==> flow/design.v <==
`timescale 1ns / 1ps
module sparse_detector #(
    parameter WORD_SIZE = 64
)(
    input  wire [WORD_SIZE-1:0] data_in,
    output wire                 is_zero,     
    output wire                 is_sparse    
);
    assign is_zero = (data_in == {WORD_SIZE{1'b0}});
    function integer count_ones;
        input [WORD_SIZE-1:0] v;
        integer i, cnt;
        begin
            cnt = 0;
            for (i = 0; i < WORD_SIZE; i = i + 1)
                cnt = cnt + v[i];
            count_ones = cnt;
        end
    endfunction
    wire [6:0] ones_count = count_ones(data_in);
    assign is_sparse = (ones_count < (WORD_SIZE / 10));
endmodule
`timescale 1ns / 1ps
module adaptive_pe #(
    parameter integer MAX_WIDTH = 64,
    parameter integer MAX_ACC_WIDTH = 20   
)(
    input  wire                         clk,
    input  wire                         reset,
    input  wire                         ce,
    input  wire                         accumulate,
    input  wire                         test_mode,
    input  wire [2:0]                   precision_mode,
    input  wire [MAX_WIDTH-1:0]         weight_in,
    input  wire [MAX_WIDTH-1:0]         activation_in,
    input  wire [MAX_WIDTH-1:0]         mask_in,
    output reg  [MAX_ACC_WIDTH-1:0]     accumulated_sum,
    output wire                         clock_gated,
    output wire                         computation_skipped,
    output wire [2:0]                   active_precision   
);
    reg [6:0] active_bits;       
    reg [5:0] parallel_ops;      
    reg [8:0] max_value;         
    always @(*) begin
        case (precision_mode)
            3'b000: begin   
                active_bits = 7'd64;
                parallel_ops = 6'd64;
                max_value = 9'd1;
            end
            3'b001: begin   
                active_bits = 7'd64;
                parallel_ops = 6'd32;
                max_value = 9'd3;
            end
            3'b010: begin   
                active_bits = 7'd64;
                parallel_ops = 6'd16;
                max_value = 9'd15;
            end
            3'b011: begin   
                active_bits = 7'd64;
                parallel_ops = 6'd8;
                max_value = 9'd255;
            end
            default: begin   
                active_bits = 7'd64;
                parallel_ops = 6'd64;
                max_value = 9'd1;
            end
        endcase
    end
    assign active_precision = precision_mode;
    wire weight_is_zero, activation_is_zero;
    wire weight_is_sparse, activation_is_sparse;
    sparse_detector #(
        .WORD_SIZE(MAX_WIDTH)
    ) weight_detector (
        .data_in(weight_in),
        .is_zero(weight_is_zero),
        .is_sparse(weight_is_sparse)
    );
    sparse_detector #(
        .WORD_SIZE(MAX_WIDTH)
    ) activation_detector (
        .data_in(activation_in),
        .is_zero(activation_is_zero),
        .is_sparse(activation_is_sparse)
    );
    wire skip_compute = weight_is_zero || activation_is_zero;
    assign computation_skipped = skip_compute && ce;
    wire pe_enable = ce && !skip_compute;
    wire acc_enable = pe_enable || test_mode;
    assign clock_gated = !pe_enable;
    reg [MAX_ACC_WIDTH-1:0] compute_result;
    always @(*) begin
        case (precision_mode)
            3'b000: compute_result = compute_1bit();
            3'b001: compute_result = compute_2bit();
            3'b010: compute_result = compute_4bit();
            3'b011: compute_result = compute_8bit();
            default: compute_result = {MAX_ACC_WIDTH{1'b0}};
        endcase
    end
    function [MAX_ACC_WIDTH-1:0] compute_1bit;
        reg [MAX_WIDTH-1:0] xnor_result;
        integer i, count;
        begin
            xnor_result = ~(weight_in ^ activation_in) & mask_in;
            count = 0;
            for (i = 0; i < MAX_WIDTH; i = i + 1) begin
                count = count + xnor_result[i];
            end
            compute_1bit = count[MAX_ACC_WIDTH-1:0];
        end
    endfunction
    function [MAX_ACC_WIDTH-1:0] compute_2bit;
        integer i;
        reg [1:0] w, a;
        reg [3:0] product;
        integer sum;
        begin
            sum = 0;
            for (i = 0; i < 32; i = i + 1) begin
                w = weight_in[i*2 +: 2];
                a = activation_in[i*2 +: 2];
                product = w * a;   
                sum = sum + product;
            end
            compute_2bit = sum[MAX_ACC_WIDTH-1:0];
        end
    endfunction
    function [MAX_ACC_WIDTH-1:0] compute_4bit;
        integer i;
        reg [3:0] w, a;
        reg [7:0] product;
        integer sum;
        begin
            sum = 0;
            for (i = 0; i < 16; i = i + 1) begin
                w = weight_in[i*4 +: 4];
                a = activation_in[i*4 +: 4];
                product = w * a;   
                sum = sum + product;
            end
            compute_4bit = sum[MAX_ACC_WIDTH-1:0];
        end
    endfunction
    function [MAX_ACC_WIDTH-1:0] compute_8bit;
        integer i;
        reg [7:0] w, a;
        reg [15:0] product;
        integer sum;
        begin
            sum = 0;
            for (i = 0; i < 8; i = i + 1) begin
                w = weight_in[i*8 +: 8];
                a = activation_in[i*8 +: 8];
                product = w * a;   
                sum = sum + product;
            end
            compute_8bit = sum[MAX_ACC_WIDTH-1:0];
        end
    endfunction
    always @(posedge clk or posedge reset) begin
        if (reset) begin
            accumulated_sum <= {MAX_ACC_WIDTH{1'b0}};
        end else if (acc_enable) begin
            if (!accumulate) begin
                accumulated_sum <= {MAX_ACC_WIDTH{1'b0}};
            end else begin
                accumulated_sum <= accumulated_sum + compute_result;
            end
        end
    end
endmodule
==> flow/run.sh <==
#!/bin/bash
# the make line also repeats each setting of config.mk as NAME=value (left out here)
make -C /OpenROAD-flow-scripts/flow DESIGN_CONFIG=/design/flow/config.mk WORK_HOME=/design/flow/orfs CLKGATE_MAP_FILE= finish
==> flow/config.mk <==
export PLATFORM = sky130hd
export DESIGN_NAME = adaptive_pe
export DESIGN_NICKNAME = adaptive_pe
export VERILOG_FILES = /design/flow/design.v
export SDC_FILE = /design/flow/constraint.sdc
export NUM_CORES = 4
export LEC_CHECK = 0
export ABC_AREA = 1
export CAP_MARGIN = 40
export CORE_MARGIN = 2
export CORE_UTILIZATION = 72
export CTS_CLUSTER_DIAMETER = 227
export CTS_CLUSTER_SIZE = 75
export HOLD_SLACK_MARGIN = -0.09
export MAX_ROUTING_LAYER = met4
export PLACE_DENSITY_LB_ADDON = 0.01
export SETUP_SLACK_MARGIN = -0.55
export SLEW_MARGIN = 20
==> flow/constraint.sdc <==
create_clock -name core_clock -period 6.57 [get_ports {clk}]
set_input_delay 1.3140 -clock core_clock [delete_from_list [all_inputs] [get_ports {clk}]]
set_output_delay 1.3140 -clock core_clock [all_outputs]
set_load 0.01 [all_outputs]
==> impl_metrics.json, run 1 <==
{
  "syn_inst": 4179,
  "yosys_area_mm2": 0.03586,
  "lastStage": "5_1_grt",
  "synthMuxAreaShare_pct": 0,
  "top_logic_kind": "adder cells",
  "dpl_cell_area_mm2": 0.04329,
  "synthTopCellsByArea": "fa_1, ha_1, inv_1",
  "top_area_cell": "fa_1",
  "yosysTopAreaCellShare_pct": 48.52,
  "place_ws_ps": -3745,
  "ys_cells": 4179,
  "core_mm2": 0.04905,
  "cts_root_buffer": "clkbuf_16",
  "die-area_mm2": 0.05160,
  "synthArstFlopShare_pct": 100.0,
  "clock_path_buffers": 2,
  "syn_nets": 5794,
  "yosysWarnings": 4,
  "cts_inserted_buffers": 3,
  "synth.avg_cell_area_um2": 8.580,
  "cts_sinks": 20,
  "ys_sh_xor_pct": 0.3175,
  "synthAoiAreaFrac_pct": 2.572,
  "flop_cell": "dfrtp_1",
  "edf_count": 0,
  "synth-seq-area-share_pct": 1.396,
  "htreeDepth": 1,
  "status": "aborted with a tool error",
  "io_buffers": 224,
  "firstError": "[ERROR GRT-0232] Routing congestion too high. Check the congestion heatmap in the GUI.",
  "gp_congestion": 1.216,
  "dpl.hpwl_um": 129400,
  "numSynthFlops": 20,
  "ys_top_cells_by_count": "inv_1, fa_1, nand2_1",
  "die_w_um": 227.2,
  "most_common_cell": "inv_1",
  "grt_overflow": 1833,
  "fa_ha_area_share_pct": 67.57,
  "core_util_floorplan_pct": 73.10,
  "row_count": 81,
  "grt_use_total_pct": 95.47,
  "synth_area_mm2": 0.03586,
  "ios": 225,
  "dieHeight_um": 227.2,
  "synth_cell_types": 43,
  "ys_sh_simple_pct": 9.907
}
per-stage QoR:
| stage | setup TNS (ps) | cells |
|---|---|---|
| 2_1_floorplan | -37170 | 4179 |
| 4_1_cts | -49260 | 5620 |
| 3_5_place_dp | -66320 | 5547 |
| 3_3_place_gp | -64530 | 5547 |
timing repair:
action	in CTS
endpoints found under the setup margin	20
hold endpoints to repair	0
gates resized	843
hold buffers	0
setup buffers	90
pin swaps	260
per-layer routing:
| layer | GRT usage (%) | overflow |
|---|---|---|
| met2 | 110.3 | 1238 |
| met3 | 82.47 | 68 |
| met4 | 101.9 | 435 |
| met1 | 88.33 | 92 |
| met5 | - | - |
==> inputs of run 2 (changes only) <==
Settings changed: CAP_MARGIN 40 to 10, CORE_MARGIN 2 to 7, CORE_UTILIZATION 72 to 68, CTS_CLUSTER_DIAMETER 227 to 241, CTS_CLUSTER_SIZE 75 to not set, GPL_TIMING_DRIVEN set to 0, HOLD_SLACK_MARGIN -0.09 to 0.04, MAX_ROUTING_LAYER met4 to met5, PLACE_DENSITY_LB_ADDON 0.01 to 0.25, SETUP_SLACK_MARGIN -0.55 to not set, TNS_END_PERCENT set to 45.
Clock period 6.57 ns to 8.44 ns, I/O delays scaled along.
==> run 2 against run 1 <==
  * The run again fails in 5_1_grt
  * Area after synthesis stayed put
  * Die area is 15% higher
  * Synthesized cell count is the same
==> impl_metrics.json, run 2 <==
{
  "status": "aborted with a tool error",
  "lastStage": "5_1_grt",
  "firstError": "[ERROR GRT-0232] Routing congestion too high. Check the congestion heatmap in the GUI.",
  "clock_path_buffers": 2,
  "cts_root_buffer": "clkbuf_16",
  "ys_sh_simple_pct": 9.907,
  "core_mm2": 0.05172,
  "edf_count": 0,
  "dp_cells": 5083,
  "synth-seq-area-share_pct": 1.396,
  "dieHeight_um": 243.6,
  "synth_area_mm2": 0.03586,
  "dpl_cell_area_mm2": 0.03931,
  "synthArstFlopShare_pct": 100.0,
  "top_area_cell": "fa_1",
  "ys_cells": 4179,
  "yosys_area_mm2": 0.03586,
  "cts_inserted_buffers": 3,
  "synth.avg_cell_area_um2": 8.580,
  "place_ws_ps": -2662,
  "die_w_um": 243.6,
  "grt_use_total_pct": 68.63,
  "die-area_mm2": 0.05935,
  "core_util_floorplan_pct": 69.33,
  "row_count": 83,
  "syn_inst": 4179,
  "ys_top_cells_by_count": "inv_1, fa_1, nand2_1",
  "synthTopCellsByArea": "fa_1, ha_1, inv_1",
  "fa_ha_area_share_pct": 67.57,
  "htreeDepth": 1,
  "cts_sinks": 20,
  "most_common_cell": "inv_1",
  "gp_congestion": 1.178,
  "top_logic_kind": "adder cells",
  "ios": 225,
  "flop_cell": "dfrtp_1",
  "synthMuxAreaShare_pct": 0,
  "synthAoiAreaFrac_pct": 2.572,
  "io_buffers": 224,
  "synth_cell_types": 43,
  "yosysWarnings": 4,
  "cts.hold.buffers_added": 0,
  "syn_nets": 5794,
  "ys_sh_xor_pct": 0.3175,
  "yosysTopAreaCellShare_pct": 48.52,
  "numSynthFlops": 20,
  "dpl.hpwl_um": 125700,
  "grt_overflow": 272
}
## run 2: what timing repair did
item / in CTS
setup buffers: 305
pin swaps: 201
cloned: 0
resized: 791
setup endpoints to repair: 19
## run 2: stage by stage
| stage | hold WS [ps] | TNS [ps] |
|---|---|---|
| after floorplan | 534.2 | -10360 |
| after global placement | 495.7 | -40860 |
| after detailed placement | 504.5 | -42130 |
| after CTS | 519.4 | -23470 |
## run 2: routing by layer
layer | overflow | GRT usage (%)
met2 | 152 | 84.39
met4 | 117 | 58.42
met1 | 1 | 71.55
met5 | 0 | 18.30
met3 | 2 | 56.42
==> inputs of run 3 (changes only) <==
Settings changed: ABC_AREA 1 to not set, CAP_MARGIN 10 to 20, CORE_MARGIN 7 to 2, CORE_UTILIZATION 68 to 71, CTS_CLUSTER_DIAMETER 241 to not set, GPL_TIMING_DRIVEN 0 to not set, HOLD_SLACK_MARGIN 0.04 to not set, MAX_ROUTING_LAYER met5 to met4, PLACE_DENSITY_LB_ADDON 0.25 to 0.01, SETUP_SLACK_MARGIN set to 2.09, TNS_END_PERCENT 45 to not set.
Clock period 8.44 ns to 8.38 ns, I/O delays scaled along.
==> run 3 against run 2 <==
  * The flow again stops in 5_1_grt
  * Die area shrank 16%
  * Area after synthesis shrank 4.4%
  * Synthesized cell count fell by 17%
==> impl_metrics.json, run 3 <==
{
  "firstError": "[ERROR GRT-0116] Global routing finished with congestion. Check the congestion regions in the DRC Viewer.",
  "yosysTopAreaCellShare_pct": 50.77,
  "synthMuxAreaShare_pct": 0.02921,
  "gp_congestion": 1.279,
  "cts_sinks": 20,
  "row_count": 80,
  "clock_path_buffers": 2,
  "synthArstFlopShare_pct": 100.0,
  "ys_cells": 3489,
  "ys_sh_xor_pct": 1.252,
  "status": "aborted with a tool error",
  "synthAoiAreaFrac_pct": 2.808,
  "synth-seq-area-share_pct": 1.460,
  "flop_cell": "dfrtp_1",
  "syn_nets": 5104,
  "dpl_cell_area_mm2": 0.04225,
  "die_w_um": 223.7,
  "grt_use_total_pct": 77.58,
  "die-area_mm2": 0.05004,
  "ios": 225,
  "lastStage": "5_1_grt",
  "synth.avg_cell_area_um2": 9.822,
  "numSynthFlops": 20,
  "ys_sh_simple_pct": 10.79,
  "cts.hold.buffers_added": 0,
  "dp_cells": 4936,
  "io_buffers": 224,
  "yosys_area_mm2": 0.03427,
  "syn_inst": 3489,
  "edf_count": 0,
  "most_common_cell": "inv_1",
  "ys_top_cells_by_count": "inv_1, fa_1, ha_1",
  "top_area_cell": "fa_1",
  "yosysWarnings": 4,
  "top_logic_kind": "adder cells",
  "htreeDepth": 1,
  "core_mm2": 0.04765,
  "fa_ha_area_share_pct": 70.70,
  "synth_area_mm2": 0.03427,
  "synth_cell_types": 58,
  "core_util_floorplan_pct": 71.92,
  "cts_inserted_buffers": 3,
  "dieHeight_um": 223.7,
  "grt_overflow": 18,
  "dpl.hpwl_um": 129700,
  "cts_root_buffer": "clkbuf_16",
  "synthTopCellsByArea": "fa_1, ha_1, inv_1"
}
run 3: per-layer routing:
layer | track usage [%] | overflow
met2 | 92.19 | 7
met1 | 75.39 | 0
met5 | - | -
met4 | 74.73 | 11
met3 | 63.39 | 0
run 3: metrics by stage:
step                      hold WS [ps]  utilization [%]  worst slack [ps]
after floorplan                  520.5                -             -1699
after global placement           486.5            88.67             -3026
after detailed placement         509.3            88.67             -3316
after CTS                        525.5            91.22             -2443
run 3: what timing repair did:
| action | in CTS |
|---|---|
| endpoints found under the setup margin | 22 |
| pin swaps | 196 |
| gates cloned | 0 |
| buffers inserted | 79 |
| resized | 723 |
==> inputs of run 4 (changes only) <==
Settings changed: ABC_AREA set to 1, CORE_ASPECT_RATIO set to 1.43, CORE_UTILIZATION 71 to 72, CTS_CLUSTER_DIAMETER set to 232, CTS_CLUSTER_SIZE set to 99, MAX_ROUTING_LAYER met4 to not set, PLACE_DENSITY_LB_ADDON 0.01 to not set, SETUP_SLACK_MARGIN 2.09 to 0.61.
Clock period 8.38 ns to 4.22 ns, I/O delays scaled along.
==> run 4 against run 3 <==
  * The flow again stops in 5_1_grt
  * Die area increased by 3.2%
  * Synthesized cell count increased by 20%
  * Area after synthesis increased by 4.6%
==> impl_metrics.json, run 4 <==
{
  "status": "aborted with a tool error",
  "lastStage": "5_1_grt",
  "firstError": "[ERROR GRT-0116] Global routing finished with congestion. Check the congestion regions in the DRC Viewer.",
  "ys_sh_xor_pct": 0.3175,
  "grt_use_total_pct": 87.47,
  "ios": 225,
  "cts.hold.buffers_added": 0,
  "flop_cell": "dfrtp_1",
  "syn_inst": 4179,
  "cts_sinks": 20,
  "grt_overflow": 1603,
  "synth.avg_cell_area_um2": 8.580,
  "ys_top_cells_by_count": "inv_1, fa_1, nand2_1",
  "die_w_um": 190.6,
  "cts_root_buffer": "clkbuf_16",
  "synthTopCellsByArea": "fa_1, ha_1, inv_1",
  "die-area_mm2": 0.05163,
  "fa_ha_area_share_pct": 67.57,
  "yosys_area_mm2": 0.03586,
  "row_count": 97,
  "synth_cell_types": 43,
  "dpl_cell_area_mm2": 0.04360,
  "io_buffers": 224,
  "most_common_cell": "inv_1",
  "top_logic_kind": "adder cells",
  "synthAoiAreaFrac_pct": 2.572,
  "numSynthFlops": 20,
  "core_mm2": 0.04915,
  "yosysTopAreaCellShare_pct": 48.52,
  "dpl.hpwl_um": 138100,
  "yosysWarnings": 4,
  "ys_cells": 4179,
  "synthMuxAreaShare_pct": 0,
  "synthArstFlopShare_pct": 100.0,
  "dieHeight_um": 270.9,
  "ys_sh_simple_pct": 9.907,
  "synth_area_mm2": 0.03586,
  "core_util_floorplan_pct": 72.95,
  "cts_inserted_buffers": 3,
  "clock_path_buffers": 2,
  "gp_congestion": 1.208,
  "syn_nets": 5794,
  "synth-seq-area-share_pct": 1.396,
  "htreeDepth": 1,
  "edf_count": 0,
  "top_area_cell": "fa_1"
}
==> run 4: timing repair <==
item | in CTS
pin swaps | 243
endpoints found under the setup margin | 22
gates cloned | 1
resized | 810
buffers inserted | 64
==> run 4: layer usage <==
layer,GRT overflow,GRT usage (%)
met1,19,81.94
met2,1160,107.0
met3,8,72.40
met4,415,92.21
met5,1,39.71
==> run 4: stage by stage <==
step / setup TNS, ps / instances / worst slack (ps)
after floorplan: -74750 / 4179 / -4290
after global placement: -106870 / 5579 / -5845
after detailed placement: -109480 / 5579 / -6003
after CTS: -88920 / 5648 / -4931
==> inputs of run 5 (changes only) <==
Settings changed: CAP_MARGIN 20 to 10, CORE_ASPECT_RATIO 1.43 to 1.77, CORE_MARGIN 2 to 3, CORE_UTILIZATION 72 to 22, CTS_CLUSTER_DIAMETER 232 to 97, CTS_CLUSTER_SIZE 99 to 10, GPL_ROUTABILITY_DRIVEN set to 1, GPL_TIMING_DRIVEN set to 0, MAX_ROUTING_LAYER set to met5, PLACE_DENSITY set to 0.85, SETUP_SLACK_MARGIN 0.61 to 1.2, TNS_END_PERCENT set to 5.
Clock period 4.22 ns to 8.16 ns, I/O delays scaled along.
==> run 5 against run 4 <==
  * The layout now fails its checks (negative setup slack)
  * Area after synthesis did not move
  * Die area grew to 3.3 times the previous value
  * Synthesized cell count unchanged
==> impl_metrics.json, run 5 <==
{
  "cap_violations": 0,
  "grt_pass1_wl_um": 224100,
  "synthTopCellsByArea": "fa_1, ha_1, inv_1",
  "synth-seq-area-share_pct": 1.396,
  "ys_cells": 4179,
  "syn_inst": 4179,
  "first_global_vias": 31191,
  "syn_nets": 5794,
  "period_used_pct": 124.0,
  "row_count": 196,
  "ff2ff_setup_slack_ps": 5960,
  "fin_ws_ps": -1960,
  "antenna_found_initial": 27,
  "r2r_cells": 11,
  "wl_um": 164100,
  "rsz0062_at_grt": "true",
  "reg2reg_from": "accumulated_sum[0]",
  "min_path_type": "reg2reg",
  "cts.hold.buffers_added": 0,
  "yosys_area_mm2": 0.03586,
  "grt_overflow": 0,
  "cts_tree": "built",
  "startpoint": "activation_in[58]",
  "synth_area_mm2": 0.03586,
  "path_buffers": 5,
  "post-route-min-period_ps": 10120,
  "edf_count": 0,
  "clk_latency_ps": 260,
  "die-area_mm2": 0.1681,
  "critPathMostFrequentCell": "fa_1",
  "drc": 0,
  "worst_setup_path_start_kind": "input port",
  "most_common_cell": "inv_1",
  "arrival_ps": 10270,
  "fmax_mhz": 98.81,
  "ant_nets": 0,
  "cp_max_fo": 8,
  "synth_cell_types": 43,
  "die_w_um": 309.4,
  "core_mm2": 0.1616,
  "fa_ha_area_share_pct": 67.57,
  "fin_area_mm2": 0.04478,
  "grt_start_max_net_pins": 21,
  "top_area_cell": "fa_1",
  "synthAoiAreaFrac_pct": 2.572,
  "areaGrowthSynthToFinish_pct": 24.88,
  "synthMuxAreaShare_pct": 0,
  "flop_cell": "dfrtp_1",
  "htreeDepth": 1,
  "finClkSkew_ps": 2.821,
  "drt-pass1-iter-count": 5,
  "critPathKind": "in2reg",
  "fin_util_pct": 27.71,
  "tns_ps": -30090,
  "reg2reg_to": "accumulated_sum[12]",
  "vias": 29164,
  "core_util_floorplan_pct": 22.19,
  "clock_path_buffers": 2,
  "cp_num_cells": 33,
  "synthArstFlopShare_pct": 100.0,
  "max_stage_delay_ps": 630,
  "cts_root_buffer": "clkbuf_16",
  "slowest_stage": "fa_2",
  "numSynthFlops": 20,
  "cts_sinks": 20,
  "ys_sh_xor_pct": 0.3175,
  "endpoint": "accumulated_sum[19]",
  "nNetsFinal": 6252,
  "dpl_cell_area_mm2": 0.04082,
  "vias_per_cell": 4.337,
  "status": "finished with violations",
  "dpl.hpwl_um": 148700,
  "yosysTopAreaCellShare_pct": 48.52,
  "gp_congestion": 1.074,
  "ys_sh_simple_pct": 9.907,
  "yosysWarnings": 4,
  "hold_viol": 0,
  "failed_checks": "negative setup slack",
  "clkSlewWorstSetupHoldPaths_ps": 60,
  "dieHeight_um": 543.1,
  "min-delay-start": "accumulated_sum[12]",
  "final_max_slew_viol_count": 0,
  "tool_warnings": 38,
  "io_buffers": 224,
  "grt_use_total_pct": 19.23,
  "crit_family": "adder cells",
  "finalSetupViolations": 19,
  "min_to": "accumulated_sum[12]",
  "synth.avg_cell_area_um2": 8.580,
  "avgRoutedWirePerCell_um": 24.41,
  "ios": 225,
  "ys_top_cells_by_count": "inv_1, fa_1, nand2_1",
  "cts_inserted_buffers": 3,
  "drt_iter0_markers": 2246,
  "min_path_cells": 2,
  "slew_headroom_pct": 31.16,
  "top_logic_kind": "adder cells",
  "max_slew.worst_pin.slew_ps": 1025,
  "timing.critical_path.required_ps": 8310,
  "critPathCaptureType": "flop"
}
## run 5: per-layer routing
layer | vias to the layer above | track usage [%] | part of all wire [%]
met5 | - | 0 | 0.096
met4 | 24 | 17.91 | 13
met3 | 476 | 2.542 | 6.2
met2 | 1378 | 31.83 | 46
met1 | 14620 | 21.22 | 35
li1 | 12666 | - | -
## run 5: what timing repair did
| action | in CTS | in global routing |
|---|---|---|
| resized | 359 | 578 |
| buffers inserted | 47 | 182 |
| cloned | 0 | 0 |
| pin swaps | 74 | 192 |
| endpoints found under the setup margin | 20 | 20 |
## run 5: layout make-up
| cell class | instances | area, um^2 |
|---|---|---|
| Fill cell | 17237 | 116800 |
| Inverter | 1527 | 5753 |
| Tap cell | 2079 | 2601 |
| Clock buffer | 4 | 88.84 |
| Antenna cell | 9 | 22.52 |
| Multi-Input combinational cell | 2496 | 30240 |
| Timing Repair Buffer | 453 | 4004 |
| Sequential cell | 20 | 500.5 |
| Buffer | 136 | 1570 |
## run 5: stage by stage
step	worst slack (ps)	std cells	hold slack, ps
after floorplan	-1232	4179	534.3
after global placement	-3587	6482	496.9
after detailed placement	-3656	6482	497.5
after CTS	-2266	6533	529.6
after global routing	-2234	6715	597.0
final	-1960	6724	564.1
==> inputs of run 6 (changes only) <==
Settings changed: ABC_AREA 1 to 0, CAP_MARGIN 10 to 20, CORE_ASPECT_RATIO 1.77 to not set, CORE_MARGIN 3 to 2, CORE_UTILIZATION 22 to 71, CTS_CLUSTER_DIAMETER 97 to 211, CTS_CLUSTER_SIZE 10 to not set, GPL_ROUTABILITY_DRIVEN 1 to not set, GPL_TIMING_DRIVEN 0 to 1, HOLD_SLACK_MARGIN set to 0.04, MAX_ROUTING_LAYER met5 to not set, PLACE_DENSITY 0.85 to 0.61, SETUP_SLACK_MARGIN 1.2 to -0.46, TNS_END_PERCENT 5 to 45.
Clock period 8.16 ns to 5.19 ns, I/O delays scaled along.
==> run 6 against run 5 <==
  * The layout fails its checks (max-capacitance violations, max-slew violations, negative setup slack)
  * Design area is 3.7% lower
  * Synthesized cell count is 17% lower
  * Worst hold slack worse by 41 ps
  * Critical path depth stayed put
  * Cell count is 26% lower
  * Die area is 70% lower
  * Register-to-register slack worse by 3700 ps
  * Count of clock-buffer cells in the layout stayed put
  * Highest routed layer unchanged
  * Clock skew is 1.4 ps higher
==> impl_metrics.json, run 6 <==
{
  "r2r_cells": 10,
  "met2_usage_pct": 84.85,
  "edf_count": 0,
  "synth_area_mm2": 0.03427,
  "yosys_area_mm2": 0.03427,
  "num-fill-cells": 2003,
  "cap_violations": 1,
  "ys_sh_simple_pct": 10.79,
  "grt_use_total_pct": 62.02,
  "syn_inst": 3489,
  "dpl.hpwl_um": 125800,
  "drt_iter0_markers": 5499,
  "arrival_ps": 10760,
  "ios": 225,
  "worst_setup_path_start_kind": "input port",
  "grt_start_max_net_pins": 22,
  "flop_cell": "dfrtp_1",
  "endpoint": "accumulated_sum[17]",
  "core_util_floorplan_pct": 71.92,
  "synth_cell_types": 58,
  "row_count": 80,
  "min_to": "accumulated_sum[0]",
  "period_used_pct": 203.4,
  "clkSlewWorstSetupHoldPaths_ps": 60,
  "fa_ha_area_share_pct": 70.70,
  "ff2ff_setup_slack_ps": 2300,
  "die-area_mm2": 0.05004,
  "clock_path_buffers": 2,
  "fin_util_pct": 90.49,
  "nNetsFinal": 5983,
  "failed_checks": "max-capacitance violations, max-slew violations, negative setup slack",
  "vias_per_cell": 6.493,
  "antenna_found_initial": 17,
  "finalSetupViolations": 22,
  "avgRoutedWirePerCell_um": 30.95,
  "min_path_type": "reg2reg",
  "yosysWarnings": 4,
  "cp_num_cells": 33,
  "post-route-min-period_ps": 10560,
  "cts_root_buffer": "clkbuf_16",
  "synthMuxAreaShare_pct": 0.02921,
  "min_path_cells": 2,
  "yosysTopAreaCellShare_pct": 50.77,
  "max_stage_delay_ps": 730,
  "busiest_layer": "met2",
  "top_logic_kind": "adder cells",
  "crit_family": "adder cells",
  "grt_pass1_wl_um": 218600,
  "wl_um": 154500,
  "ff_latch_area_um2": 500.5,
  "final_max_slew_viol_count": 2,
  "vias": 32413,
  "first_global_vias": 35153,
  "logic_area_mm2": 0.03030,
  "whs_ps": 523.3,
  "areaGrowthSynthToFinish_pct": 25.81,
  "drc": 0,
  "critPathCaptureType": "flop",
  "rsz0062_at_grt": "true",
  "tool_warnings": 40,
  "synth.avg_cell_area_um2": 9.822,
  "drt-pass1-iter-count": 13,
  "synthAoiAreaFrac_pct": 2.808,
  "cts_inserted_buffers": 3,
  "hold_viol": 0,
  "path_buffers": 6,
  "reg2reg_from": "accumulated_sum[0]",
  "fmax_mhz": 94.72,
  "grt_overflow": 0,
  "core_mm2": 0.04765,
  "cp_max_fo": 5,
  "timing.critical_path.required_ps": 5390,
  "fin_ws_ps": -5368,
  "final_cells": 4992,
  "use_met1_pct": 68.09,
  "numSynthFlops": 20,
  "syn_nets": 5104,
  "synthArstFlopShare_pct": 100.0,
  "ys_cells": 3489,
  "synth-seq-area-share_pct": 1.460,
  "most_common_cell": "inv_1",
  "max_slew.worst_pin.slew_ps": 2021,
  "status": "finished with violations",
  "dp_cells": 4934,
  "min-delay-start": "accumulated_sum[0]",
  "htreeDepth": 1,
  "ant_nets": 0,
  "io_buffers": 224,
  "cts_sinks": 20,
  "critPathMostFrequentCell": "fa_1",
  "clk_latency_ps": 270,
  "reg2reg_to": "accumulated_sum[16]",
  "met3_usage_pct": 35.61,
  "top_area_cell": "fa_1",
  "startpoint": "weight_in[46]",
  "place_ws_ps": -6032,
  "slew_headroom_pct": -35.96,
  "ys_sh_xor_pct": 1.252,
  "dieHeight_um": 223.7,
  "finClkSkew_ps": 4.187,
  "gp_congestion": 1.325,
  "cts_tree": "built",
  "ys_top_cells_by_count": "inv_1, fa_1, ha_1",
  "synthTopCellsByArea": "fa_1, ha_1, inv_1",
  "slowest_stage": "fa_1",
  "die_w_um": 223.7,
  "critPathKind": "in2reg"
}
-- run 6: timing repair --
item                       4_1_cts  5_1_grt
pin swaps                      175       77
resized                        715       93
setup endpoints to repair       20       20
buffers inserted                46       17
hold buffers                     0        0
-- run 6: per-stage QoR --
step,setup TNS [ps],instance area [um^2]
4_1_cts,-81550,42680
6_report,-90490,43110
3_3_place_gp,-95880,41960
5_1_grt,-91210,43100
2_1_floorplan,-67520,34380
3_5_place_dp,-100860,41960
-- run 6: cell type report --
cell class,count,area share (%)
clock buffer,4,0.2061
sequential,20,1.161
timing repair buffer,890,16.43
tap,615,1.785
inverter,1155,10.07
multi-input combinational,2298,70.29
antenna,10,0.05804
-- run 6: routing by layer --
metal	vias to the layer above	wire length (um)	share of wire, %
met5	-	916	0.59
met4	32	20230	13
met3	1472	28940	19
met2	3649	59710	39
met1	15271	44730	29
li1	11989	-	-
==> inputs of run 7 (changes only) <==
Settings changed: ABC_AREA 0 to 1, CAP_MARGIN 20 to 10, CORE_ASPECT_RATIO set to 1.77, CORE_MARGIN 2 to 3, CORE_UTILIZATION 71 to 22, CTS_CLUSTER_DIAMETER 211 to 97, CTS_CLUSTER_SIZE set to 46, GPL_ROUTABILITY_DRIVEN set to 0, GPL_TIMING_DRIVEN 1 to 0, HOLD_SLACK_MARGIN 0.04 to not set, MAX_ROUTING_LAYER set to met5, PLACE_DENSITY 0.61 to 0.85, SETUP_SLACK_MARGIN -0.46 to 1.2, TNS_END_PERCENT 45 to 90.
Clock period 5.19 ns to 8.16 ns, I/O delays scaled along.
==> run 7 against run 6 <==
  * The flow now stops in 5_1_grt
  * Area after synthesis rose by 4.6%
  * Die area increased to 3.4 times the previous value
  * Synthesized cell count is 20% higher
==> impl_metrics.json, run 7 <==
{
  "status": "aborted with a tool error",
  "lastStage": "5_1_grt",
  "firstError": "[ERROR GRT-0116] Global routing finished with congestion. Check the congestion regions in the DRC Viewer.",
  "grt_overflow": 4,
  "synth.avg_cell_area_um2": 8.580,
  "top_logic_kind": "adder cells",
  "dpl.hpwl_um": 133800,
  "yosysWarnings": 4,
  "fa_ha_area_share_pct": 67.57,
  "edf_count": 0,
  "synthTopCellsByArea": "fa_1, ha_1, inv_1",
  "synthMuxAreaShare_pct": 0,
  "flop_cell": "dfrtp_1",
  "cts_root_buffer": "clkbuf_16",
  "yosysTopAreaCellShare_pct": 48.52,
  "htreeDepth": 1,
  "top_area_cell": "fa_1",
  "row_count": 196,
  "cts_sinks": 20,
  "clock_path_buffers": 2,
  "die_w_um": 309.4,
  "dp_cells": 6482,
  "numSynthFlops": 20,
  "synthArstFlopShare_pct": 100.0,
  "most_common_cell": "inv_1",
  "core_util_floorplan_pct": 22.19,
  "cts_inserted_buffers": 3,
  "ys_cells": 4179,
  "synthAoiAreaFrac_pct": 2.572,
  "dieHeight_um": 543.1,
  "ys_sh_simple_pct": 9.907,
  "ys_sh_xor_pct": 0.3175,
  "core_mm2": 0.1616,
  "synth_cell_types": 43,
  "yosys_area_mm2": 0.03586,
  "grt_use_total_pct": 26.06,
  "ios": 225,
  "ys_top_cells_by_count": "inv_1, fa_1, nand2_1",
  "io_buffers": 224,
  "synth-seq-area-share_pct": 1.396,
  "syn_nets": 5794,
  "synth_area_mm2": 0.03586,
  "cts.hold.buffers_added": 0,
  "syn_inst": 4179,
  "die-area_mm2": 0.1681
}
==> run 7: routing by layer <==
metal	overflow	global-route usage (%)
met1	0	23.93
met2	1	32.89
met3	1	23.94
met4	2	22.72
met5	0	14.39
==> run 7: repair_timing <==
action / CTS
endpoints found under the hold margin: 0
pin swaps: 217
resized: 832
setup endpoints to repair: 20
cloned: 0
setup buffers: 298
==> run 7: metrics by stage <==
step	setup slack (ps)	cell area (um^2)
floorplan	-1138	36300
detailed placement	-3245	41140
global placement	-3102	41140
CTS	-1957	45240
==> inputs of run 8 (changes only) <==
Settings changed: CAP_MARGIN 10 to 20, CORE_ASPECT_RATIO 1.77 to not set, CORE_MARGIN 3 to 2, CORE_UTILIZATION 22 to 69, CTS_CLUSTER_DIAMETER 97 to 259, CTS_CLUSTER_SIZE 46 to 94, GPL_ROUTABILITY_DRIVEN 0 to not set, GPL_TIMING_DRIVEN 0 to not set, MAX_ROUTING_LAYER met5 to not set, PLACE_DENSITY 0.85 to 0.37, SETUP_SLACK_MARGIN 1.2 to not set, TNS_END_PERCENT 90 to 10.
Clock period 8.16 ns to 8.53 ns, I/O delays scaled along.
==> run 8 against run 7 <==
  * Now fails the layout checks on negative setup slack
  * Area after synthesis unchanged
  * Synthesized cell count unchanged
  * Die area down 68%
==> impl_metrics.json, run 8 <==
{
  "status": "finished with violations",
  "failed_checks": "negative setup slack",
  "reg2reg_from": "accumulated_sum[4]",
  "cp_max_fo": 6,
  "final_max_slew_viol_count": 0,
  "cp_num_cells": 36,
  "most_common_cell": "inv_1",
  "top_logic_kind": "adder cells",
  "path_buffers": 9,
  "tool_warnings": 40,
  "synth_area_mm2": 0.03586,
  "synth.avg_cell_area_um2": 8.580,
  "cts_inserted_buffers": 3,
  "synth_cell_types": 43,
  "finClkSkew_ps": 4.422,
  "cts_root_buffer": "clkbuf_16",
  "dpl.hpwl_um": 132400,
  "synthAoiAreaFrac_pct": 2.572,
  "ys_sh_xor_pct": 0.3175,
  "tns_ps": -30170,
  "synth-seq-area-share_pct": 1.396,
  "yosysTopAreaCellShare_pct": 48.52,
  "io_buffers": 224,
  "arrival_ps": 10570,
  "grt_pass1_wl_um": 214100,
  "avgRoutedWirePerCell_um": 26.07,
  "slew_headroom_pct": 28.37,
  "min_path_type": "reg2reg",
  "vias_per_cell": 5.805,
  "dieHeight_um": 232.0,
  "startpoint": "activation_in[45]",
  "cts_tree": "built",
  "first_global_vias": 35065,
  "cts_sinks": 20,
  "die_w_um": 232.0,
  "antenna_found_initial": 10,
  "ys_top_cells_by_count": "inv_1, fa_1, nand2_1",
  "flop_cell": "dfrtp_1",
  "ys_cells": 4179,
  "ff2ff_setup_slack_ps": 6430,
  "dp_cells": 5587,
  "top_area_cell": "fa_1",
  "row_count": 83,
  "yosysWarnings": 4,
  "clk_latency_ps": 260,
  "period_used_pct": 122.2,
  "reg2reg_to": "accumulated_sum[13]",
  "rsz0062_at_grt": "true",
  "yosys_area_mm2": 0.03586,
  "htreeDepth": 1,
  "ios": 225,
  "final_cells": 5612,
  "drt-pass1-iter-count": 12,
  "slowest_stage": "fa_2",
  "endpoint": "accumulated_sum[13]",
  "fin_ws_ps": -1892,
  "die-area_mm2": 0.05380,
  "core_mm2": 0.05130,
  "edf_count": 0,
  "vias": 32577,
  "grt_use_total_pct": 56.27,
  "clkSlewWorstSetupHoldPaths_ps": 60,
  "wl_um": 146300,
  "worst_setup_path_start_kind": "input port",
  "r2r_cells": 10,
  "fa_ha_area_share_pct": 67.57,
  "max_slew.worst_pin.slew_ps": 1066,
  "ant_nets": 0,
  "core_util_floorplan_pct": 69.89,
  "drt_iter0_markers": 4178,
  "max_stage_delay_ps": 600,
  "critPathMostFrequentCell": "fa_1",
  "synthMuxAreaShare_pct": 0,
  "crit_family": "adder cells",
  "grt_overflow": 0,
  "finalSetupViolations": 19,
  "min_to": "accumulated_sum[5]",
  "post-route-min-period_ps": 10420,
  "synthTopCellsByArea": "fa_1, ha_1, inv_1",
  "cap_violations": 0,
  "clock_path_buffers": 2,
  "areaGrowthSynthToFinish_pct": 22.30,
  "syn_nets": 5794,
  "grt_start_max_net_pins": 21,
  "fmax_mhz": 95.95,
  "syn_inst": 4179,
  "num-fill-cells": 2793,
  "gp_congestion": 1.270,
  "synthArstFlopShare_pct": 100.0,
  "numSynthFlops": 20,
  "hold_viol": 0,
  "drc": 0,
  "nNetsFinal": 6543,
  "critPathKind": "in2reg",
  "ys_sh_simple_pct": 9.907,
  "timing.critical_path.required_ps": 8670,
  "critPathCaptureType": "flop",
  "min_path_cells": 2,
  "min-delay-start": "accumulated_sum[5]"
}
-- run 8: per-layer routing --
metal	vias up	wire (um)	global-route usage [%]
met2	2881	60230	81.27
met1	15599	47940	67.21
met5	-	99	0
li1	13239	-	-
met3	848	23640	24.47
met4	10	14430	40.65
-- run 8: what timing repair did --
action,in CTS,in global routing
buffers inserted,12,4
hold buffers,0,0
resized,173,72
endpoints found under the setup margin,19,19
pin swaps,65,41
hold endpoints to repair,0,0
-- run 8: metrics by stage --
stage	util [%]	hold WS (ps)	cell area, um^2	worst slack (ps)
after floorplan	-	534.3	35970	-935.8
after CTS	84.89	527.2	43550	-1745
after detailed placement	84.15	516.1	43170	-2333
after global routing	85.45	557.2	43840	-2221
final	85.48	545.5	43850	-1892
after global placement	84.15	511.9	43170	-2254
-- run 8: cell type report --
| class | count | area, um^2 | share of cell area [%] |
|---|---|---|---|
| sequential | 20 | 500.5 | 1.141 |
| timing repair buffer | 880 | 7296 | 16.64 |
| inverter | 1527 | 5732 | 13.07 |
| multi-input combinational | 2496 | 29380 | 67.00 |
| clock buffer | 3 | 75.07 | 0.1712 |
| tap | 680 | 850.8 | 1.940 |
| antenna | 6 | 15.01 | 0.03424 |
==> inputs of run 9 (changes only) <==
Settings changed: CAP_MARGIN 20 to 10, CORE_ASPECT_RATIO set to 1.72, CORE_MARGIN 2 to 7, CORE_UTILIZATION 69 to 21, CTS_CLUSTER_DIAMETER 259 to 241, GPL_TIMING_DRIVEN set to 0, HOLD_SLACK_MARGIN set to 0.04, PLACE_DENSITY 0.37 to not set, PLACE_DENSITY_LB_ADDON set to 0.28, SLEW_MARGIN 20 to 5.
Clock period 8.53 ns to 7.36 ns, I/O delays scaled along.
==> run 9 against run 8 <==
  * Still fails the layout checks on negative setup slack
  * Design area increased by 3.5%
  * Register-to-register slack got worse by 1200 ps
  * Synthesized cell count unchanged
  * First-iteration DRC count decreased by 60%
  * Flip-flop count unchanged
  * Routed wire length increased by 15%
  * Die area increased to 3.4 times the previous value
  * Critical endpoint is now accumulated_sum[18]
==> impl_metrics.json, run 9 <==
{
  "min-delay-start": "accumulated_sum[14]",
  "ys_sh_simple_pct": 9.907,
  "ios": 225,
  "die_w_um": 329.1,
  "grt_use_total_pct": 18.24,
  "grt_pass1_wl_um": 235000,
  "worst_setup_path_start_kind": "input port",
  "critPathKind": "in2reg",
  "ys_cells": 4179,
  "synthTopCellsByArea": "fa_1, ha_1, inv_1",
  "fa_ha_area_share_pct": 67.57,
  "max_slew.worst_pin.slew_ps": 975.4,
  "fin_util_pct": 26.77,
  "max_stage_delay_ps": 600,
  "htreeDepth": 1,
  "cp_max_fo": 6,
  "critPathCaptureType": "flop",
  "io_buffers": 224,
  "clk_latency_ps": 260,
  "crit_family": "adder cells",
  "slowest_stage": "fa_2",
  "yosysTopAreaCellShare_pct": 48.52,
  "endpoint": "accumulated_sum[18]",
  "critPathMostFrequentCell": "fa_1",
  "met1_length_um": 60870,
  "gp_congestion": 0.9868,
  "hold_viol": 0,
  "syn_nets": 5794,
  "most_common_cell": "inv_1",
  "core_util_floorplan_pct": 21.16,
  "top_area_cell": "fa_1",
  "arrival_ps": 10110,
  "reg2reg_to": "accumulated_sum[16]",
  "drt-pass1-iter-count": 5,
  "min_path_type": "reg2reg",
  "min_path_cells": 2,
  "r2r_cells": 11,
  "top_logic_kind": "adder cells",
  "startpoint": "activation_in[48]",
  "core_mm2": 0.1695,
  "synth_cell_types": 43,
  "whs_ps": 537.2,
  "first_global_vias": 31995,
  "slew_headroom_pct": 34.47,
  "flop_cell": "dfrtp_1",
  "edf_count": 0,
  "drc": 0,
  "post-route-min-period_ps": 9960,
  "antenna_found_initial": 21,
  "wl_um": 168700,
  "timing.critical_path.required_ps": 7510,
  "ys_sh_xor_pct": 0.3175,
  "synthMuxAreaShare_pct": 0,
  "synth-seq-area-share_pct": 1.396,
  "ant_nets": 0,
  "finalSetupViolations": 20,
  "dieHeight_um": 555.9,
  "synth_area_mm2": 0.03586,
  "cts_inserted_buffers": 3,
  "fmax_mhz": 100.4,
  "cts_tree": "built",
  "synth.avg_cell_area_um2": 8.580,
  "tool_warnings": 38,
  "clock_path_buffers": 2,
  "fin_ws_ps": -2600,
  "areaGrowthSynthToFinish_pct": 26.53,
  "ys_top_cells_by_count": "inv_1, fa_1, nand2_1",
  "final_max_slew_viol_count": 0,
  "cts.hold.buffers_added": 0,
  "yosysWarnings": 4,
  "status": "finished with violations",
  "cts_sinks": 20,
  "grt_overflow": 0,
  "wl_met3_um": 7839,
  "period_used_pct": 135.3,
  "nNetsFinal": 6314,
  "dpl.hpwl_um": 152000,
  "highest-signal-layer": "met5",
  "syn_inst": 4179,
  "numSynthFlops": 20,
  "drt_iter0_markers": 1663,
  "vias_per_cell": 4.130,
  "yosys_area_mm2": 0.03586,
  "synthAoiAreaFrac_pct": 2.572,
  "synthArstFlopShare_pct": 100.0,
  "cts_root_buffer": "clkbuf_16",
  "grt_start_max_net_pins": 21,
  "row_count": 198,
  "failed_checks": "negative setup slack",
  "die-area_mm2": 0.1829,
  "path_buffers": 10,
  "fin_area_mm2": 0.04537,
  "vias": 28514,
  "clkSlewWorstSetupHoldPaths_ps": 50,
  "reg2reg_from": "accumulated_sum[0]",
  "dpl_cell_area_mm2": 0.04097,
  "min_to": "accumulated_sum[14]",
  "avgRoutedWirePerCell_um": 24.44,
  "routed-wl-met2_um": 84830,
  "ff2ff_setup_slack_ps": 5200,
  "finClkSkew_ps": 5.969,
  "cp_num_cells": 38,
  "cap_violations": 0,
  "rsz0062_at_grt": "true"
}
## run 9: through the flow
stage | setup WS (ps) | cells | TNS, ps
6_report | -2600 | 6904 | -41130
4_1_cts | -2646 | 6860 | -42850
3_3_place_gp | -4230 | 6603 | -70280
3_5_place_dp | -4249 | 6603 | -70400
5_1_grt | -2827 | 6899 | -46290
2_1_floorplan | -1872 | 4179 | -27830
## run 9: cell type report
| cell class | count | area (um^2) |
|---|---|---|
| Sequential cell | 20 | 500.5 |
| Multi-Input combinational cell | 2496 | 30260 |
| Tap cell | 2200 | 2753 |
| Clock buffer | 3 | 75.07 |
| Inverter | 1527 | 5753 |
| Timing Repair Buffer | 516 | 4372 |
| Fill cell | 18593 | 124100 |
| Antenna cell | 6 | 15.01 |
| Buffer | 135 | 1615 |
| Clock inverter | 1 | 30.03 |
## run 9: per-layer routing
metal  vias up  track usage, %
li1      12786               -
met1     14358           20.09
met2       991           33.06
met3       349           2.166
met4        30           11.60
met5         -               0
## run 9: repair_timing
item,CTS,global route
pin swaps,170,137
setup endpoints to repair,20,20
resized,840,158
buffers inserted,254,39
==> inputs of run 10 (changes only) <==
Settings changed: ABC_AREA 1 to 0, CAP_MARGIN 10 to 15, CELL_PAD_IN_SITES_DETAIL_PLACEMENT set to 1, CELL_PAD_IN_SITES_GLOBAL_PLACEMENT set to 3, CORE_ASPECT_RATIO 1.72 to not set, CORE_MARGIN 7 to 8, CORE_UTILIZATION 21 to 40, CTS_CLUSTER_DIAMETER 241 to 68, CTS_CLUSTER_SIZE 94 to not set, GPL_ROUTABILITY_DRIVEN set to 1, GPL_TIMING_DRIVEN 0 to not set, HOLD_SLACK_MARGIN 0.04 to not set, MAX_ROUTING_LAYER set to met4, MIN_ROUTING_LAYER set to met1, PLACE_DENSITY_LB_ADDON 0.28 to not set, SLEW_MARGIN 5 to 10, TNS_END_PERCENT 10 to 5.
Clock period 7.36 ns to 20.7 ns, I/O delays scaled along.
==> run 10 against run 9 <==
  * The run now finishes clean
  * Worst setup slack improved by 8000 ps
  * Critical endpoint is now accumulated_sum[19]
  * Largest cell class unchanged
  * Critical path depth fell by 1
  * Die area decreased by 48%
  * Clock skew about the same
==> impl_metrics.json, run 10 <==
{
  "status": "timing/DRC/antenna clean",
  "fin_area_mm2": 0.03803,
  "min_to": "accumulated_sum[2]",
  "finalSetupViolations": 0,
  "die_w_um": 308.7,
  "row_count": 107,
  "timing.critical_path.required_ps": 20840,
  "min_path_type": "reg2reg",
  "max_slew.worst_pin.slew_ps": 1194,
  "grt_pass1_wl_um": 227200,
  "fa_ha_area_share_pct": 70.70,
  "nNetsFinal": 5327,
  "final_max_slew_viol_count": 0,
  "grt_use_total_pct": 35.40,
  "max_stage_delay_ps": 1190,
  "top_logic_kind": "adder cells",
  "avgRoutedWirePerCell_um": 33.34,
  "slew_headroom_pct": 20.15,
  "period_used_pct": 73.70,
  "endpoint": "accumulated_sum[19]",
  "synth_cell_types": 58,
  "clkSlewWorstSetupHoldPaths_ps": 70,
  "cts_resized": 0,
  "edf_count": 0,
  "antenna_found_initial": 13,
  "cap_violations": 0,
  "most_common_cell": "inv_1",
  "cts_root_buffer": "clkbuf_16",
  "cp_num_cells": 37,
  "synthMuxAreaShare_pct": 0.02921,
  "ys_sh_xor_pct": 1.252,
  "grt_start_max_net_pins": 22,
  "tns_ps": 0,
  "critPathMostFrequentCell": "fa_1",
  "yosysWarnings": 4,
  "finClkSkew_ps": 6.329,
  "syn_inst": 3489,
  "cts_tree": "built",
  "synth.avg_cell_area_um2": 9.822,
  "synthTopCellsByArea": "fa_1, ha_1, inv_1",
  "gp_congestion": 1.079,
  "core_util_floorplan_pct": 40.31,
  "arrival_ps": 15390,
  "fmax_mhz": 65.55,
  "tool_warnings": 37,
  "rsz0062_at_grt": "false",
  "ios": 225,
  "areaGrowthSynthToFinish_pct": 10.99,
  "flop_cell": "dfrtp_1",
  "num-fill-cells": 9641,
  "startpoint": "activation_in[61]",
  "clock_path_buffers": 2,
  "yosysTopAreaCellShare_pct": 50.77,
  "synth-seq-area-share_pct": 1.460,
  "drt_iter0_markers": 2107,
  "core_mm2": 0.08501,
  "reg2reg_to": "accumulated_sum[18]",
  "ys_cells": 3489,
  "htreeDepth": 1,
  "ff2ff_setup_slack_ps": 17680,
  "dpl_cell_area_mm2": 0.03791,
  "reg2reg_from": "accumulated_sum[0]",
  "drc": 0,
  "yosys_area_mm2": 0.03427,
  "cp_max_fo": 11,
  "die-area_mm2": 0.09529,
  "synth_area_mm2": 0.03427,
  "first_global_vias": 29463,
  "ys_top_cells_by_count": "inv_1, fa_1, ha_1",
  "synthAoiAreaFrac_pct": 2.808,
  "cts_sinks": 20,
  "cts.hold.buffers_added": 0,
  "dpl.hpwl_um": 148900,
  "worst_setup_path_start_kind": "input port",
  "clk_latency_ps": 260,
  "numSynthFlops": 20,
  "syn_nets": 5104,
  "ant_nets": 0,
  "ys_sh_simple_pct": 10.79,
  "vias": 25584,
  "critPathCaptureType": "flop",
  "cts_setup_buffers": 0,
  "io_buffers": 224,
  "wl_um": 162200,
  "drt-pass1-iter-count": 5,
  "cts_inserted_buffers": 3,
  "critPathKind": "in2reg",
  "grt_overflow": 0,
  "path_buffers": 7,
  "dieHeight_um": 308.7,
  "slowest_stage": "clkdlybuf4s50_1",
  "top_area_cell": "fa_1",
  "crit_family": "adder cells",
  "min_path_cells": 2,
  "vias_per_cell": 5.261,
  "r2r_cells": 11,
  "min-delay-start": "accumulated_sum[2]",
  "synthArstFlopShare_pct": 100.0,
  "post-route-min-period_ps": 15260,
  "hold_viol": 0
}
## run 10: stage by stage
step | std cells | utilization (%) | hold WS (ps) | setup slack, ps
5_1_grt | 4860 | 44.73 | 555.3 | 4978
6_report | 4863 | 44.74 | 524.4 | 5445
4_1_cts | 4855 | 44.71 | 526.8 | 5501
3_3_place_gp | 4848 | 44.57 | 490.8 | 5369
2_1_floorplan | 3489 | - | 522.4 | 7752
3_5_place_dp | 4851 | 44.59 | 508.2 | 5302
## run 10: cell type report
class,count,area [um^2],share of cell area (%)
inverter,1155,4340,11.41
sequential,20,500.5,1.316
multi-input combinational,2298,29330,77.11
tap,1144,1431,3.764
clock inverter,1,30.03,0.07896
antenna,8,20.02,0.05264
clock buffer,3,75.07,0.1974
timing repair buffer,234,2310,6.073
## run 10: metal layers
layer | global-route usage, % | share of wire [%]
met1 | 47.94 | 43
met2 | 54.32 | 46
met3 | 6.549 | 7.8
met4 | 10.23 | 3.5
met5 | - | 0
==> inputs of run 11 (changes only) <==
Settings changed: ABC_AREA 0 to 1, CAP_MARGIN 15 to 20, CELL_PAD_IN_SITES_DETAIL_PLACEMENT 1 to not set, CELL_PAD_IN_SITES_GLOBAL_PLACEMENT 3 to not set, CORE_MARGIN 8 to 2, CORE_UTILIZATION 40 to 70, CTS_CLUSTER_DIAMETER 68 to 206, GPL_ROUTABILITY_DRIVEN 1 to not set, GPL_TIMING_DRIVEN set to 1, HOLD_SLACK_MARGIN set to 0.04, MAX_ROUTING_LAYER met4 to not set, MIN_ROUTING_LAYER met1 to not set, PLACE_DENSITY set to 0.61, SETUP_SLACK_MARGIN set to 0.13, SLEW_MARGIN 10 to 20, TNS_END_PERCENT 5 to 45.
Clock period 20.7 ns to 4.82 ns, I/O delays scaled along.
==> run 11 against run 10 <==
  * The run now fails in 5_1_grt
  * Synthesized cell count grew 20%
  * Die area down 44%
  * Area after synthesis is 4.6% higher
==> impl_metrics.json, run 11 <==
{
  "cts_inserted_buffers": 3,
  "synthMuxAreaShare_pct": 0,
  "synth_area_mm2": 0.03586,
  "grt_overflow": 213,
  "synth_cell_types": 43,
  "ys_top_cells_by_count": "inv_1, fa_1, nand2_1",
  "grt_use_total_pct": 80.08,
  "synth-seq-area-share_pct": 1.396,
  "dieHeight_um": 230.3,
  "cts_sinks": 20,
  "synthArstFlopShare_pct": 100.0,
  "synthAoiAreaFrac_pct": 2.572,
  "yosysWarnings": 4,
  "numSynthFlops": 20,
  "gp_congestion": 1.206,
  "yosysTopAreaCellShare_pct": 48.52,
  "top_logic_kind": "adder cells",
  "syn_nets": 5794,
  "core_util_floorplan_pct": 71.18,
  "ys_sh_simple_pct": 9.907,
  "cts_root_buffer": "clkbuf_16",
  "yosys_area_mm2": 0.03586,
  "fa_ha_area_share_pct": 67.57,
  "cts.hold.buffers_added": 0,
  "ios": 225,
  "core_mm2": 0.05038,
  "synthTopCellsByArea": "fa_1, ha_1, inv_1",
  "top_area_cell": "fa_1",
  "flop_cell": "dfrtp_1",
  "syn_inst": 4179,
  "dpl.hpwl_um": 134000,
  "io_buffers": 224,
  "place_ws_ps": -5216,
  "ys_sh_xor_pct": 0.3175,
  "ys_cells": 4179,
  "edf_count": 0,
  "die_w_um": 230.3,
  "htreeDepth": 1,
  "die-area_mm2": 0.05305,
  "status": "aborted with a tool error",
  "clock_path_buffers": 2,
  "most_common_cell": "inv_1",
  "synth.avg_cell_area_um2": 8.580,
  "firstError": "[ERROR GRT-0232] Routing congestion too high. Check the congestion heatmap in the GUI.",
  "row_count": 82,
  "lastStage": "5_1_grt"
}
[run 11: repair_timing]
| action | CTS |
|---|---|
| buffers inserted | 111 |
| resized | 779 |
| pin swaps | 270 |
| endpoints found under the setup margin | 21 |
| gates cloned | 1 |
[run 11: metal layers]
layer	track usage, %	GRT overflow
met5	35.57	0
met4	81.83	94
met3	66.96	1
met2	95.40	116
met1	78.63	2
[run 11: through the flow]
stage,instance area [um^2],utilization (%),instances,hold slack (ps)
after floorplan,36230,-,4179,534.2
after global placement,43480,86.30,5593,507.5
after detailed placement,43480,86.30,5593,506.4
after CTS,45550,90.43,5708,521.2
==> inputs of run 12 (changes only) <==
Settings changed: ABC_AREA 1 to 0, CORE_UTILIZATION 70 to 71, CTS_CLUSTER_DIAMETER 206 to 211, HOLD_SLACK_MARGIN 0.04 to -0.04, SETUP_SLACK_MARGIN 0.13 to 0.72, TNS_END_PERCENT 45 to 5.
Clock period 4.82 ns to 5.19 ns, I/O delays scaled along.
==> run 12 against run 11 <==
  * The layout now fails its checks (negative setup slack)
  * Area after synthesis is 4.4% lower
  * Die area is 5.7% lower
  * Synthesized cell count is 17% lower
==> impl_metrics.json, run 12 <==
{
  "finClkSkew_ps": 1.948,
  "min_to": "accumulated_sum[2]",
  "top_area_cell": "fa_1",
  "top_logic_kind": "adder cells",
  "ios": 225,
  "vias": 31588,
  "tns_ps": -95670,
  "die-area_mm2": 0.05004,
  "ys_sh_simple_pct": 10.79,
  "yosys_area_mm2": 0.03427,
  "drt_iter0_markers": 4637,
  "num-fill-cells": 2152,
  "gp_congestion": 1.278,
  "avgRoutedWirePerCell_um": 29.97,
  "max_stage_delay_ps": 680,
  "min_path_type": "reg2reg",
  "io_buffers": 224,
  "grt_use_total_pct": 60.97,
  "synthMuxAreaShare_pct": 0.02921,
  "ff2ff_setup_slack_ps": 2400,
  "worst_setup_path_start_kind": "input port",
  "first_global_vias": 34543,
  "core_mm2": 0.04765,
  "fin_area_mm2": 0.04274,
  "synthArstFlopShare_pct": 100.0,
  "timing.critical_path.required_ps": 5390,
  "rsz0062_at_grt": "true",
  "critPathCaptureType": "flop",
  "fin_util_pct": 89.71,
  "max_slew.worst_pin.slew_ps": 975.1,
  "row_count": 80,
  "yosysWarnings": 4,
  "most_common_cell": "inv_1",
  "cts_root_buffer": "clkbuf_16",
  "cts_sinks": 20,
  "endpoint": "accumulated_sum[17]",
  "critPathMostFrequentCell": "fa_1",
  "ant_nets": 0,
  "drt-pass1-iter-count": 17,
  "htreeDepth": 1,
  "clkSlewWorstSetupHoldPaths_ps": 60,
  "wl_um": 148700,
  "cp_num_cells": 38,
  "arrival_ps": 11160,
  "synthTopCellsByArea": "fa_1, ha_1, inv_1",
  "reg2reg_from": "accumulated_sum[0]",
  "dieHeight_um": 223.7,
  "r2r_cells": 10,
  "final_max_slew_viol_count": 0,
  "synthAoiAreaFrac_pct": 2.808,
  "synth_cell_types": 58,
  "areaGrowthSynthToFinish_pct": 24.73,
  "synth-seq-area-share_pct": 1.460,
  "grt_start_max_net_pins": 22,
  "ys_top_cells_by_count": "inv_1, fa_1, ha_1",
  "ff_latch_area_um2": 500.5,
  "fmax_mhz": 91.19,
  "fa_ha_area_share_pct": 70.70,
  "finalSetupViolations": 20,
  "dpl.hpwl_um": 126000,
  "cap_violations": 0,
  "yosysTopAreaCellShare_pct": 50.77,
  "numSynthFlops": 20,
  "edf_count": 0,
  "critPathKind": "in2reg",
  "cp_max_fo": 7,
  "path_buffers": 8,
  "clk_latency_ps": 260,
  "nNetsFinal": 5951,
  "dp_cells": 4929,
  "grt_pass1_wl_um": 215000,
  "vias_per_cell": 6.369,
  "status": "finished with violations",
  "final_cells": 4960,
  "failed_checks": "negative setup slack",
  "cts_inserted_buffers": 3,
  "antenna_found_initial": 19,
  "fin_ws_ps": -5776,
  "cts_tree": "built",
  "synth_area_mm2": 0.03427,
  "slew_headroom_pct": 34.50,
  "grt_overflow": 0,
  "crit_family": "adder cells",
  "die_w_um": 223.7,
  "period_used_pct": 211.3,
  "ys_sh_xor_pct": 1.252,
  "ys_cells": 3489,
  "flop_cell": "dfrtp_1",
  "tool_warnings": 40,
  "startpoint": "weight_in[33]",
  "post-route-min-period_ps": 10970,
  "syn_nets": 5104,
  "syn_inst": 3489,
  "slowest_stage": "fa_2",
  "dpl_cell_area_mm2": 0.04192,
  "clock_path_buffers": 2,
  "drc": 0,
  "reg2reg_to": "accumulated_sum[16]",
  "cts.hold.buffers_added": 0,
  "min_path_cells": 2,
  "synth.avg_cell_area_um2": 9.822,
  "core_util_floorplan_pct": 71.92,
  "min-delay-start": "accumulated_sum[2]",
  "hold_viol": 0,
  "logic_area_mm2": 0.02995
}
[run 12: final cells by class]
class	count	area share (%)
multi-input cells	2298	70.07
repair buffers	858	16.54
inverters	1155	10.15
well taps	615	1.800
flip-flops and latches	20	1.171
clock buffers	4	0.2078
diodes	10	0.05854
[run 12: metrics by stage]
stage	hold slack, ps	setup WS (ps)
floorplan	521.6	-4251
global placement	488.1	-5720
detailed placement	497.2	-5938
CTS	511.7	-5224
global route	544.2	-5978
finish	515.2	-5776
[run 12: repair_timing]
action / in CTS / in global routing
gates resized: 130 / 92
buffers inserted: 4 / 13
endpoints found under the setup margin: 22 / 22
pin swaps: 39 / 73
[run 12: per-layer routing]
layer  GRT usage, %  wire length, um  up-vias
met5          7.038              660        -
met4          50.24            18660       30
met3          36.71            27870     1304
met2          83.18            57670     3340
met1          67.26            43800    15001
li1               -                -    11913
